==> try-onyx <==
==> flow/design.v (excerpt) <==
module Risc_32_bit
(
  input         clk       ,
  input         rst_n     ,
  output [31:0] imem_addr ,
  input  [31:0] imem_rdata,
  output [31:0] dmem_addr ,
  output [31:0] dmem_wdata,
  output        dmem_we   ,
  input  [31:0] dmem_rdata
);
Settings: LEC_CHECK=0, ABC_AREA=0, CAP_MARGIN=0, CELL_PAD_IN_SITES_DETAIL_PLACEMENT=0, CORE_ASPECT_RATIO=0.74, CORE_MARGIN=2, CORE_UTILIZATION=72, CTS_CLUSTER_DIAMETER=364, CTS_CLUSTER_SIZE=47, PLACE_DENSITY_LB_ADDON=0.0, SETUP_SLACK_MARGIN=0.98, SLEW_MARGIN=20; clock period 3.37 ns.
run.sh (not shown) runs the stock make flow with config.mk's settings and CLKGATE_MAP_FILE=.
==> try-amber: changes against try-onyx <==
ABC_AREA = default   (was 0)
CAP_MARGIN = 25   (was 0)
CELL_PAD_IN_SITES_DETAIL_PLACEMENT = default   (was 0)
CELL_PAD_IN_SITES_GLOBAL_PLACEMENT = 2   (was default)
CORE_ASPECT_RATIO = default   (was 0.74)
CORE_UTILIZATION = 27   (was 72)
CTS_CLUSTER_DIAMETER = 127   (was 364)
CTS_CLUSTER_SIZE = default   (was 47)
GPL_ROUTABILITY_DRIVEN = 0   (was default)
GPL_TIMING_DRIVEN = 0   (was default)
HOLD_SLACK_MARGIN = 0.25   (was default)
MAX_ROUTING_LAYER = met4   (was default)
PLACE_DENSITY_LB_ADDON = default   (was 0.0)
SETUP_SLACK_MARGIN = default   (was 0.98)
TNS_END_PERCENT = 60   (was default)
==> flow/constraint.sdc (replaced) <==
create_clock -name core_clock -period 13.2 [get_ports {clk}]
set_input_delay 2.6400 -clock core_clock [delete_from_list [all_inputs] [get_ports {clk}]]
set_output_delay 2.6400 -clock core_clock [all_outputs]
set_load 0.01 [all_outputs]
==> impl_metrics.csv <==
group,metric,value,unit
status,haltStage,"5_1_grt",
clock_tree,cts_buffers,35,
floorplanning,placementRows,104,
clock_tree,h-tree-depth,2,
status,error_message,"[ERROR GRT-0232] Routing congestion too high. Check the congestion heatmap in the GUI.",
placed_design,gp_congestion,1.25,
status,status,"did not finish",
placed_design,dpl_cell_area,0.0902,mm²
-- figures above: try-onyx

==> impl_metrics.csv <==
group,metric,value,unit
placed_design,dpl_cell_area,0.0884,mm²
clock_tree,cts_buffers,174,
clock_tree,h-tree-depth,4,
status,status,"timing/DRC/antenna clean",
-- figures above: try-amber



==> trial 77 <==
Starting RTL as in the previous note.
make LEC_CHECK=0 CAP_MARGIN=30 CELL_PAD_IN_SITES_DETAIL_PLACEMENT=1 CELL_PAD_IN_SITES_GLOBAL_PLACEMENT=2 CORE_MARGIN=2 CORE_UTILIZATION=40 CTS_CLUSTER_DIAMETER=133 CTS_CLUSTER_SIZE=15 GPL_TIMING_DRIVEN=0 HOLD_SLACK_MARGIN=0.29 MAX_ROUTING_LAYER=met4 MIN_ROUTING_LAYER=met2 SETUP_SLACK_MARGIN=0.44 SLEW_MARGIN=15 TNS_END_PERCENT=50 finish   # period 8.5 ns
==> build 65: changes against trial 77 <==
==> flow/config.mk (replaced) <==
export PLATFORM = sky130hd
export DESIGN_NAME = Risc_32_bit
export DESIGN_NICKNAME = Risc_32_bit
export VERILOG_FILES = /design/flow/design.v
export SDC_FILE = /design/flow/constraint.sdc
export NUM_CORES = 4
export LEC_CHECK = 0
export CAP_MARGIN = 20
export CORE_MARGIN = 2
export CORE_UTILIZATION = 43
export SLEW_MARGIN = 20
==> flow/constraint.sdc (replaced) <==
create_clock -name core_clock -period 4.41 [get_ports {clk}]
set_input_delay 0.8820 -clock core_clock [delete_from_list [all_inputs] [get_ports {clk}]]
set_output_delay 0.8820 -clock core_clock [all_outputs]
set_load 0.01 [all_outputs]
==> trial 61: changes against trial 77 <==
==> flow/config.mk (replaced) <==
export PLATFORM = sky130hd
export DESIGN_NAME = Risc_32_bit
export DESIGN_NICKNAME = Risc_32_bit
export VERILOG_FILES = /design/flow/design.v
export SDC_FILE = /design/flow/constraint.sdc
export NUM_CORES = 4
export LEC_CHECK = 0
export CAP_MARGIN = 20
export CORE_MARGIN = 2
export CORE_UTILIZATION = 66
export SLEW_MARGIN = 20
==> flow/constraint.sdc (replaced) <==
create_clock -name core_clock -period 5.85 [get_ports {clk}]
set_input_delay 1.1700 -clock core_clock [delete_from_list [all_inputs] [get_ports {clk}]]
set_output_delay 1.1700 -clock core_clock [all_outputs]
set_load 0.01 [all_outputs]
==> trial 42: changes against trial 77 <==
==> flow/config.mk (replaced) <==
export PLATFORM = sky130hd
export DESIGN_NAME = Risc_32_bit
export DESIGN_NICKNAME = Risc_32_bit
export VERILOG_FILES = /design/flow/design.v
export SDC_FILE = /design/flow/constraint.sdc
export NUM_CORES = 4
export LEC_CHECK = 0
export CAP_MARGIN = 20
export CORE_MARGIN = 2
export CORE_UTILIZATION = 40
export CTS_CLUSTER_SIZE = 69
export HOLD_SLACK_MARGIN = 0.28
export SLEW_MARGIN = 20
==> metrics.yaml <==
post_cts_buffers: 1
outcome: "complete, no violations"
cts_made_buffers: 143
dieArea_um2: 122000
placement.cell_area_um2: 83500
dp_slack_ns: -0.287
die_h_um: 349
met2_usage: 0.733
dp_hpwl_mm: 214
(the above is from trial 61)
==> metrics.yaml <==
met2_usage: 0.498
dp_slack_ns: 1.22
dieArea_um2: 200000
outcome: "complete, no violations"
cp_slowest_cell: "a211oi_2"
critPathCaptureType: "register"
placement.cell_area_um2: 83500
path_buffers: 2
cts_made_buffers: 159
(the above is from trial 42)
==> metrics.yaml <==
dieArea_um2: 200000
error: "[ERROR GRT-0116] Global routing finished with congestion. Check the congestion regions in the DRC Viewer."
die_h_um: 447
outcome: "did not finish"
dp_hpwl_mm: 367
met2_usage: 0.873
haltStage: "5_1_grt"
placement.cell_area_um2: 87800
(the above is from trial 77)
==> metrics.yaml <==
fin_ws_ns: -0.884
outcome: "complete, but fails checks"
dp_hpwl_mm: 235
placement.cell_area_um2: 89600
dieArea_um2: 186000
die_h_um: 431
failed_checks: "setup timing"
met2_usage: 0.569
cts_made_buffers: 158
timing.final.setup_violations: 57
(the above is from build 65)
